// mips16_core
module mips16_core(
	input clk,
	input rst,  
	output [9:0] imem_addr,
	input [15:0] imem_rdata,
	output [9:0] dmem_addr,
	output dmem_we,
	output [15:0] dmem_wdata,
	input [15:0] dmem_rdata,
	input [15:0] in_data,
	output rf_we,
	output [4:0] rf_waddr,
	output [15:0] rf_wdata
	);
	wire ramWriteEN, regWriteEN, ZFlag, JFlag;
	wire [1:0] selA, selB, selC;
	wire [15:0] muxAout, muxBout, muxCout;
	wire [9:0] Caddr, ramAddress;
	wire [15:0] Instruction;
	wire [15:0] regAdata, regBdata;
	wire [3:0] ALUop;
	wire [15:0] ALUout;
	wire [9:0] Immediate;
	wire [15:0] ramBdata;
	wire [4:0] regAread, regBread, regwrite;
	wire [1:0] microcount;
	microcounter micro(.clk(clk), .Clear(rst), .count(microcount));
	wire ramclk = (microcount == 2'b00);  
	wire regclk = (microcount == 2'b01);  
	wire instrclk = (microcount == 2'b10);  
	PCOUNTER programcounter(
		.clk(clk),
		.En(instrclk),
		.Jaddr(muxBout[9:0]),  
		.Jflag(JFlag),
		.Caddr(Caddr),
		.Clear(rst)
		);
	assign imem_addr = Caddr;
	assign Instruction = imem_rdata;
	CTRLUNIT controlunit(
		.Instruction(Instruction),  
		.ZFlag(ZFlag),  
		.JFlag(JFlag),
		.RamWriteEN(ramWriteEN),
		.RamAddr(ramAddress),
		.ALUCtrl(ALUop),
		.RegWriteEN(regWriteEN),
		.RegWriteAddr(regwrite),
		.RegAddrA(regAread),
		.RegAddrB(regBread),
		.Immediate(Immediate),
		.MuxA(selA),
		.MuxB(selB),
		.MuxC(selC)
		);
	MUX3 muxA(
		.Ain(regAdata),
		.Bin({6'd0, Caddr}),
		.Cin(in_data),
		.Select(selA),
		.Output(muxAout)
		);
	MUX3 muxB(
		.Ain(regBdata),
		.Bin(ramBdata),
		.Cin({6'd0, Immediate}),
		.Select(selB),
		.Output(muxBout)
		);
	MUX3 muxC(
		.Ain({6'd0, Caddr}),
		.Bin({6'd0, ramAddress}),
		.Cin(muxAout),
		.Select(selC),
		.Output(muxCout)
		);
	ALU arithmaticlogic(
		.Ain(muxAout),  
		.Bin(muxBout),  
		.MODE(ALUop),  
		.ALUout(ALUout),
		.FLAGzero(ZFlag)
		);
	REGFILE registers(
		.clk(clk),
		.En(regclk),
		.Reset(rst),
		.Write(regWriteEN),
		.Waddr(regwrite),
		.Wdata(ALUout),
		.Aaddr(regAread),
		.Adata(regAdata),  
		.Baddr(regBread),
		.Bdata(regBdata)  
		);
	assign dmem_addr = muxCout[9:0];
	assign dmem_we = ramclk & ramWriteEN;
	assign dmem_wdata = regBdata;
	assign ramBdata = dmem_rdata;
	reg rf_we_q;
	reg [4:0] rf_waddr_q;
	reg [15:0] rf_wdata_q;
	always @(posedge clk)
	begin
		if (rst == 1'b1) begin
			rf_we_q <= 1'b0;
		end
		else begin
  ...
==> flow/config.mk <==
export PLATFORM = sky130hd
export DESIGN_NAME = mips16_core
export DESIGN_NICKNAME = mips16_core
export VERILOG_FILES = /design/flow/design.v
export SDC_FILE = /design/flow/constraint.sdc
export NUM_CORES = 4
export LEC_CHECK = 0
export ABC_AREA = 1
export CAP_MARGIN = 5
export CELL_PAD_IN_SITES_GLOBAL_PLACEMENT = 1
export CORE_MARGIN = 5
export CORE_UTILIZATION = 20
export GPL_TIMING_DRIVEN = 0
export MAX_ROUTING_LAYER = met4
export MIN_ROUTING_LAYER = met1
export PLACE_DENSITY_LB_ADDON = 0.21
export SETUP_SLACK_MARGIN = 5.0
export SLEW_MARGIN = 15
export TNS_END_PERCENT = 10
==> flow/constraint.sdc <==
create_clock -name core_clock -period 37.6 [get_ports {clk}]
set_input_delay 7.5200 -clock core_clock [delete_from_list [all_inputs] [get_ports {clk}]]
set_output_delay 7.5200 -clock core_clock [all_outputs]
set_load 0.01 [all_outputs]
run.sh (not shown) runs the stock make flow with config.mk's settings and CLKGATE_MAP_FILE=.
The baseline reached the layout checks and failed them: negative setup slack.
Rerun with:
CAP_MARGIN = 20   (was 5)
CELL_PAD_IN_SITES_GLOBAL_PLACEMENT = unset   (was 1)
CORE_MARGIN = 2   (was 5)
CORE_UTILIZATION = 58   (was 20)
GPL_TIMING_DRIVEN = unset   (was 0)
HOLD_SLACK_MARGIN = 0.27   (was unset)
MAX_ROUTING_LAYER = unset   (was met4)
MIN_ROUTING_LAYER = unset   (was met1)
PLACE_DENSITY_LB_ADDON = unset   (was 0.21)
SLEW_MARGIN = 20   (was 15)
TNS_END_PERCENT = unset   (was 10)
clock period = 24.7 ns   (was 37.6 ns; I/O delays follow)
The changed run ran to the end with violations: negative setup slack.
Final area is lower by 2.1%.
Critical path depth is lower by 7.
Worst setup slack degrades by 11000 ps.
Clock skew is higher by 4.6 ps.
Sequential share of layout area is higher by 0.54 points.
Cell count is lower by 17%.
Die area is lower by 66%.
First-iteration DRC count is higher by 43%.
Core utilization is higher by 51 points.
